Setup of run 1:
// serial
module serial
    (  
      input  clk  
    , input  reset  
    , input  enable  
    , input  can_send
    , input [7:0] data_in
    , input  in_stb
    , output wire [7:0] data_out
    , output wire  out_stb
    );
Size: about 3,600 cells after synthesis, ~26,000 um2 of cells after synthesis.
==> flow/config.mk <==
export PLATFORM = sky130hd
export DESIGN_NAME = serial
export DESIGN_NICKNAME = serial
export VERILOG_FILES = /design/flow/design.v
export SDC_FILE = /design/flow/constraint.sdc
export NUM_CORES = 4
export LEC_CHECK = 0
export ABC_AREA = 1
export CAP_MARGIN = 40
export CELL_PAD_IN_SITES_DETAIL_PLACEMENT = 1
export CELL_PAD_IN_SITES_GLOBAL_PLACEMENT = 3
export CORE_ASPECT_RATIO = 0.71
export CORE_MARGIN = 2
export CORE_UTILIZATION = 46
export CTS_CLUSTER_DIAMETER = 62
export GPL_ROUTABILITY_DRIVEN = 1
export HOLD_SLACK_MARGIN = 0.29
export MAX_ROUTING_LAYER = met5
export SETUP_SLACK_MARGIN = 0.97
export SLEW_MARGIN = 20
export TNS_END_PERCENT = 35
==> flow/constraint.sdc <==
create_clock -name core_clock -period 12.0 [get_ports {clk}]
set_input_delay 2.4000 -clock core_clock [delete_from_list [all_inputs] [get_ports {clk}]]
set_output_delay 2.4000 -clock core_clock [all_outputs]
set_load 0.01 [all_outputs]
run.sh (not shown) runs the stock make flow with config.mk's settings and CLKGATE_MAP_FILE=.
Seen in the log of run 1: GPL-0301 during 3_1_place_gp_skip_io, after which the run never completed.
Relative to run 1, the following input files were edited for run 2:
- a deleted HOLD_SLACK_MARGIN that had been 0.29
- a change of MAX_ROUTING_LAYER from met5 to met4
- a change of CORE_ASPECT_RATIO from 0.71 to 1.08
- a deleted CTS_CLUSTER_DIAMETER that had been 62
- a deleted CELL_PAD_IN_SITES_DETAIL_PLACEMENT that had been 1
- a change of CORE_UTILIZATION from 46 to 40
- a deleted TNS_END_PERCENT that had been 35
- a change of CAP_MARGIN from 40 to 0
- a deleted GPL_ROUTABILITY_DRIVEN that had been 1
- a deleted SETUP_SLACK_MARGIN that had been 0.97
- a change of the clock period (ns, I/O delays scaled along) from 12.0 to 10.0
--- outcome ---
- Flow for run 1 halted at 3_1_place_gp_skip_io, error code GPL-0301.
- Having completed the whole flow, run 2 delivered a layout that passed the timing, design-rule and antenna checks.
- Compared run 2 against run 1; average instance area after synthesis within noise.
- From run 1 to run 2 the numbers moved as follows: core footprint higher, area enclosed by the die boundary higher, width of the die lower.
- On fraction of the mapped netlist area in adder cells, run 1 and run 2 are basically level.
- Diff run 2..run 1 | number of cell instances after yosys synthesis | unchanged
- Run 1 -> run 2: number of rows in the core area increased by more than a quarter
- Delta (run 2 minus run 1): area of the mapped netlist shows no meaningful change, die extent in y shows an increase of 32%.
### run 2 -> run 3
- swapping 0 for 20 in CAP_MARGIN
- clearing CORE_ASPECT_RATIO, which used to be 1.08
- clearing ABC_AREA, which used to be 1
- clearing MAX_ROUTING_LAYER, which used to be met4
- clearing CELL_PAD_IN_SITES_GLOBAL_PLACEMENT, which used to be 3
- swapping 40 for 57 in CORE_UTILIZATION
- swapping 10.0 for 6.8 in the clock period (ns, I/O delays scaled along)
==> results <==
- The flow did not stop early for run 3: all stages ran, and the layout cleared the timing, design-rule and antenna checks.
- [compare] base=run 2 new=run 3: non-clock buffer count moved up, area of placed instances fell 2000 um2, cell area after synthesis -about 7%.
- Diff run 2 -> run 3: maximum fanout count along the critical path went down, clock share of power went down, setup slack went down, clock buffer instance count of the final layout went down, compound-cell area share of the yosys netlist went up.
- Cell count: run 3 lower than run 2
Relative to run 3, the following input files were edited for run 4:
- CORE_UTILIZATION changed from 57 to 40
### Flow results
Run 4 against run 3: met3 track utilization from global routing decreased by 1.5 points relative to the old numbers; worst reg2reg path depth decreased by 2 relative to the old numbers; critical path depth decreased by 2 relative to the old numbers; multi-input gate share of the layout cell area decreased 0.96 points.
Input changes introduced in run 5 (baseline for comparison: run 4):
- CORE_UTILIZATION changed from 40 to 65
- the clock period (ns, I/O delays scaled along) changed from 6.8 to 5.56
Notes after the runs:
[run 5] flow finished | final checks: failed | reasons: setup timing
Run 4 -> run 5: upper clock frequency limit increased by more than 10%
Run 5 vs run 4 on area taken by multi-input logic gates: run 5 is the higher one.
~same sequential cell area in the final layout in run 5 and run 4
Against run 4, time the final worst path needs with I/O delays and setup in run 5 came out better.
No activity file was given, so power comes from the tool's default toggle rates.
